## top_level
module top_level(f1,f2,p,in_1,in_2,out,clk,clk2);
input [7:0]in_1, in_2;
input clk;
input clk2;
input [15:0]p;   
input [15:0]f1,f2;  
output [15:0]out;
wire [15:0]a,b;
wire [15:0]r1,r2,r3,r4,r5;
convert inst_1(.float(a), .int8(in_1), .clk(clk));  
convert inst_2(.float(b), .int8(in_2), .clk(clk));
mult inst_3(.B(f1), .C(r1), .A(a), .clk(clk));   
mult inst_4(.B(f2), .C(r2), .A(b), .clk(clk));
main_adder inst_5 (.AA(r1), .BB(r2),.clk(clk), .R_add(r3)); 
mux inst_6(.in1(r4), .in2(p), .sel(clk2), .out(r5));  
main_adder inst_7 (.AA(r3), .BB(r5),.clk(clk), .R_add(r4));  
assign out=r4;
endmodule
For scale: about 2800 cells after synthesis, roughly 160 flip-flops.
make LEC_CHECK=0 ABC_AREA=1 CAP_MARGIN=20 CORE_ASPECT_RATIO=1.2 CORE_MARGIN=7 CORE_UTILIZATION=40 HOLD_SLACK_MARGIN=0.04 MAX_ROUTING_LAYER=met4 PLACE_DENSITY_LB_ADDON=0.24 SLEW_MARGIN=25 TNS_END_PERCENT=60 finish   # period 7.93 ns
run.sh (not shown) runs the stock make flow with config.mk's settings and CLKGATE_MAP_FILE=.
The first run ran to the end with violations: setup timing.
Edit:
- CORE_ASPECT_RATIO: 1.2 -> unset
- CORE_MARGIN: 7 -> 2
- CORE_UTILIZATION: 40 -> 71
- HOLD_SLACK_MARGIN: 0.04 -> unset
- MAX_ROUTING_LAYER: met4 -> unset
- PLACE_DENSITY: unset -> 0.42
- PLACE_DENSITY_LB_ADDON: 0.24 -> unset
- SLEW_MARGIN: 25 -> 20
- TNS_END_PERCENT: 60 -> unset
- clock period: 7.93 -> 18.2 ns (I/O delays scaled with it)
After rerunning:
- Now the flow passed the timing, design-rule and antenna checks
- via count is about the same
- worst setup slack improved by 3.5 ns
- routed wire length falls by 6.9%
- non-clock buffer count falls by 187
Edit:
- ABC_AREA: 1 -> unset
- CORE_UTILIZATION: 71 -> 72
- CTS_CLUSTER_SIZE: unset -> 32
- PLACE_DENSITY: 0.42 -> 0.66
- TNS_END_PERCENT: unset -> 35
- clock period: 18.2 -> 10.3 ns (I/O delays scaled with it)
The new run finished with setup timing left; cell area is higher by roughly a tenth; worst hold slack improves by 0.077 ns.
Edit:
- ABC_AREA: unset -> 1
- CTS_CLUSTER_DIAMETER: unset -> 343
- CTS_CLUSTER_SIZE: 32 -> 96
- PLACE_DENSITY: 0.66 -> unset
- TNS_END_PERCENT: 35 -> 5
- clock period: 10.3 -> 7.4 ns (I/O delays scaled with it)
The new run completed, yet does not pass: setup timing; non-clock buffer count rises by 89; utilization grows by 2.5 points; hold slack gets worse by 0.077 ns; wire length goes up by 23%; cell area decreases by 1.2%; worst setup slack got worse by 2.6 ns.

top_level again, from the RTL that the note above started with.
==> flow/design.v (excerpt) <==
module top_level(f1,f2,p,in_1,in_2,out,clk,clk2);
input [7:0]in_1, in_2;
input clk;
input clk2;
input [15:0]p;   
input [15:0]f1,f2;  
output [15:0]out;
wire [15:0]a,b;
wire [15:0]r1,r2,r3,r4,r5;
convert inst_1(.float(a), .int8(in_1), .clk(clk));  
convert inst_2(.float(b), .int8(in_2), .clk(clk));
mult inst_3(.B(f1), .C(r1), .A(a), .clk(clk));   
mult inst_4(.B(f2), .C(r2), .A(b), .clk(clk));
main_adder inst_5 (.AA(r1), .BB(r2),.clk(clk), .R_add(r3)); 
mux inst_6(.in1(r4), .in2(p), .sel(clk2), .out(r5));  
main_adder inst_7 (.AA(r3), .BB(r5),.clk(clk), .R_add(r4));  
assign out=r4;
endmodule
export LEC_CHECK = 0
export ABC_AREA = 1
export CAP_MARGIN = 20
export CORE_MARGIN = 2
export CORE_UTILIZATION = 72
export CTS_CLUSTER_DIAMETER = 209
export CTS_CLUSTER_SIZE = 96
export PLACE_DENSITY = 0.36
export SLEW_MARGIN = 20
export TNS_END_PERCENT = 5
create_clock -name core_clock -period 7.4 [get_ports {clk}]
The first run completed and failed the layout checks on negative setup slack.
Next try:
--- a/flow/config.mk
+++ b/flow/config.mk
@@ -7,3 +7,2 @@
 export LEC_CHECK = 0
-export ABC_AREA = 1
 export CAP_MARGIN = 20
@@ -11,6 +10,3 @@
 export CORE_UTILIZATION = 72
-export CTS_CLUSTER_DIAMETER = 209
-export CTS_CLUSTER_SIZE = 96
-export PLACE_DENSITY = 0.36
+export PLACE_DENSITY = 0.66
 export SLEW_MARGIN = 20
-export TNS_END_PERCENT = 5
==> flow/constraint.sdc (replaced) <==
create_clock -name core_clock -period 10.2 [get_ports {clk}]
set_input_delay 2.0400 -clock core_clock [delete_from_list [all_inputs] [get_ports {clk}]]
set_output_delay 2.0400 -clock core_clock [all_outputs]
set_load 0.01 [all_outputs]
After rerunning: With this change the flow never finished: it broke off in global routing (5_1_grt), error ODB-0269. Synthesized area went up by a few percent. Die area rose by a few percent. Synthesized cell count came out lower by roughly a tenth.
Next try:
--- a/flow/config.mk
+++ b/flow/config.mk
@@ -7,6 +7,6 @@
 export LEC_CHECK = 0
+export ABC_AREA = 1
 export CAP_MARGIN = 20
 export CORE_MARGIN = 2
-export CORE_UTILIZATION = 72
-export PLACE_DENSITY = 0.66
+export CORE_UTILIZATION = 70
 export SLEW_MARGIN = 20
==> flow/constraint.sdc (replaced) <==
create_clock -name core_clock -period 18.2 [get_ports {clk}]
set_input_delay 3.6400 -clock core_clock [delete_from_list [all_inputs] [get_ports {clk}]]
set_output_delay 3.6400 -clock core_clock [all_outputs]
set_load 0.01 [all_outputs]
The changed run ran to the end with no violations.
Synthesized cell count climbs by roughly a tenth.
Synthesized area drops by a few percent.
Die area drops slightly.
Next try:
--- a/flow/config.mk
+++ b/flow/config.mk
@@ -7,6 +7,5 @@
 export LEC_CHECK = 0
-export ABC_AREA = 1
 export CAP_MARGIN = 20
 export CORE_MARGIN = 2
-export CORE_UTILIZATION = 70
+export CORE_UTILIZATION = 40
 export SLEW_MARGIN = 20
==> flow/constraint.sdc (replaced) <==
create_clock -name core_clock -period 13.3 [get_ports {clk}]
set_input_delay 2.6600 -clock core_clock [delete_from_list [all_inputs] [get_ports {clk}]]
set_output_delay 2.6600 -clock core_clock [all_outputs]
set_load 0.01 [all_outputs]
=>
- critical path depth goes down by 7
- wire length goes up by 4.2%
- worst setup slack is worse by 1.2 ns
- sequential cell count is unchanged
- area after synthesis goes up by 4.8%
- utilization goes down by 31 points
- via count goes down by 3.7%
Next try:
--- a/flow/config.mk
+++ b/flow/config.mk
@@ -9,3 +9,3 @@
 export CORE_MARGIN = 2
-export CORE_UTILIZATION = 40
+export CORE_UTILIZATION = 24
 export SLEW_MARGIN = 20
==> flow/constraint.sdc (replaced) <==
create_clock -name core_clock -period 18.2 [get_ports {clk}]
set_input_delay 3.6400 -clock core_clock [delete_from_list [all_inputs] [get_ports {clk}]]
set_output_delay 3.6400 -clock core_clock [all_outputs]
set_load 0.01 [all_outputs]
Routed wire length fell by a few percent.
Setup slack gets better by 1.2 ns.
Final cell count rose by roughly a tenth.
Synthesized area stays the same.
Die size rose by well over a third.
Global-route usage fell by 9.3 points.

## build 40
top_level again, from the RTL that the note above started with.
Settings: LEC_CHECK=0, ABC_AREA=0, CAP_MARGIN=20, CORE_ASPECT_RATIO=0.5, CORE_MARGIN=9, CORE_UTILIZATION=66, CTS_CLUSTER_DIAMETER=96, CTS_CLUSTER_SIZE=22, MAX_ROUTING_LAYER=met5, MIN_ROUTING_LAYER=met1, PLACE_DENSITY_LB_ADDON=0.0, SETUP_SLACK_MARGIN=-1.91, SLEW_MARGIN=20; clock period 20.0 ns.
Every stage of the flow completed for build 40, and the final layout passed the timing, design-rule and antenna checks.
### build 40 -> build 24
# build 40
export LEC_CHECK = 0
export ABC_AREA = 0
export CAP_MARGIN = 20
export CORE_ASPECT_RATIO = 0.5
export CORE_MARGIN = 9
export CORE_UTILIZATION = 66
export CTS_CLUSTER_DIAMETER = 96
export CTS_CLUSTER_SIZE = 22
export MAX_ROUTING_LAYER = met5
export MIN_ROUTING_LAYER = met1
export PLACE_DENSITY_LB_ADDON = 0.0
export SETUP_SLACK_MARGIN = -1.91
export SLEW_MARGIN = 20
create_clock -name core_clock -period 20.0 [get_ports {clk}]
# build 24
export LEC_CHECK = 0
export CAP_MARGIN = 20
export CORE_MARGIN = 2
export CORE_UTILIZATION = 16
export SLEW_MARGIN = 20
create_clock -name core_clock -period 13.3 [get_ports {clk}]
==> comparison <==
Looking at area share of buffers outside the clock network, build 24 sits 1.3 points higher than build 40 does.
[build 24] data required time of the critical path fell 6.65 ns relative to build 40
Going from build 40 to build 24, routed wire length grew by a little under 10%.
Build 40 → build 24: latest clock arrival within the worst-skew pair +0.03 ns, worst setup slack after layout now smaller.
## Diff of input files: build 42 against build 24
# build 24
export LEC_CHECK = 0
export CAP_MARGIN = 20
export CORE_MARGIN = 2
export CORE_UTILIZATION = 16
export SLEW_MARGIN = 20
create_clock -name core_clock -period 13.3 [get_ports {clk}]
# build 42
export LEC_CHECK = 0
export CAP_MARGIN = 20
export CORE_MARGIN = 2
export CORE_UTILIZATION = 59
export CTS_CLUSTER_DIAMETER = 358
export CTS_CLUSTER_SIZE = 99
export PLACE_DENSITY_LB_ADDON = 0.17
export SLEW_MARGIN = 20
create_clock -name core_clock -period 13.5 [get_ports {clk}]
Notes after the runs:
- Build 42 closes out successfully: all stages finished, all timing, DRC and antenna checks passed.
- Comparing build 24 against build 42, there is no change at all in number of multi-input combinational cells in the layout.
- Detailed-route wire length on build 42 is ahead of build 24.
- Setup slack in build 42 is smaller than in build 24.
- On build 42: met1 layer usage reported by global route is 28 points higher than what build 24 gave.
- Compared with build 24, build 42 ends up with less cell area.
- Changes observed in build 42 relative to build 24: count of plain and timing-repair buffers decreased by 17 relative to the old numbers, final cell count decreased by about 30% relative to the old numbers.
- Delta (build 42 minus build 24): global-route usage higher; area of the placeable core lower.
Inputs modified between build 42 and build 26:
# build 42
export LEC_CHECK = 0
export CAP_MARGIN = 20
export CORE_MARGIN = 2
export CORE_UTILIZATION = 59
export CTS_CLUSTER_DIAMETER = 358
export CTS_CLUSTER_SIZE = 99
export PLACE_DENSITY_LB_ADDON = 0.17
export SLEW_MARGIN = 20
create_clock -name core_clock -period 13.5 [get_ports {clk}]
# build 26
export LEC_CHECK = 0
export ABC_AREA = 1
export CAP_MARGIN = 20
export CORE_ASPECT_RATIO = 0.5
export CORE_MARGIN = 4
export CORE_UTILIZATION = 41
export CTS_CLUSTER_DIAMETER = 312
export CTS_CLUSTER_SIZE = 99
export PLACE_DENSITY = 0.73
export SLEW_MARGIN = 10
export TNS_END_PERCENT = 15
create_clock -name core_clock -period 13.5 [get_ports {clk}]
Results
- [compare] base=build 42 new=build 26: insertion delay to the later sink of the worst-skew pair barely changed, transition time at the pin with the least slew margin dropped 0.028 ns.
- met2 wire length ends up higher on build 42.
- In terms of largest incremental delay on the critical path, build 42 and build 26 differ only marginally.
The following lists how build 46 was set up differently from build 26:
# build 26
export LEC_CHECK = 0
export ABC_AREA = 1
export CAP_MARGIN = 20
export CORE_ASPECT_RATIO = 0.5
export CORE_MARGIN = 4
export CORE_UTILIZATION = 41
export CTS_CLUSTER_DIAMETER = 312
export CTS_CLUSTER_SIZE = 99
export PLACE_DENSITY = 0.73
export SLEW_MARGIN = 10
export TNS_END_PERCENT = 15
create_clock -name core_clock -period 13.5 [get_ports {clk}]
# build 46
export LEC_CHECK = 0
export CAP_MARGIN = 20
export CORE_MARGIN = 2
export CORE_UTILIZATION = 40
export SLEW_MARGIN = 20
create_clock -name core_clock -period 13.5 [get_ports {clk}]
--- outcome ---
Comparing build 26 and build 46, the higher delay of the slowest cell on the worst path was measured on build 26.
Clock transition time at the flip-flop clock pins of the worst setup and hold paths delta (build 46 -> build 26): insignificant
Build 46 drops more vias than build 26.
Of build 26 and build 46, the lower placement-stage cell area belongs to build 26.
Setup slack in build 46 is smaller than in build 26.
Taking build 26 over build 46, the first-pass GRT wire length ratio works out to 0.868.
| met3 capacity usage during global routing | build 26 vs build 46 | ≈ equal |
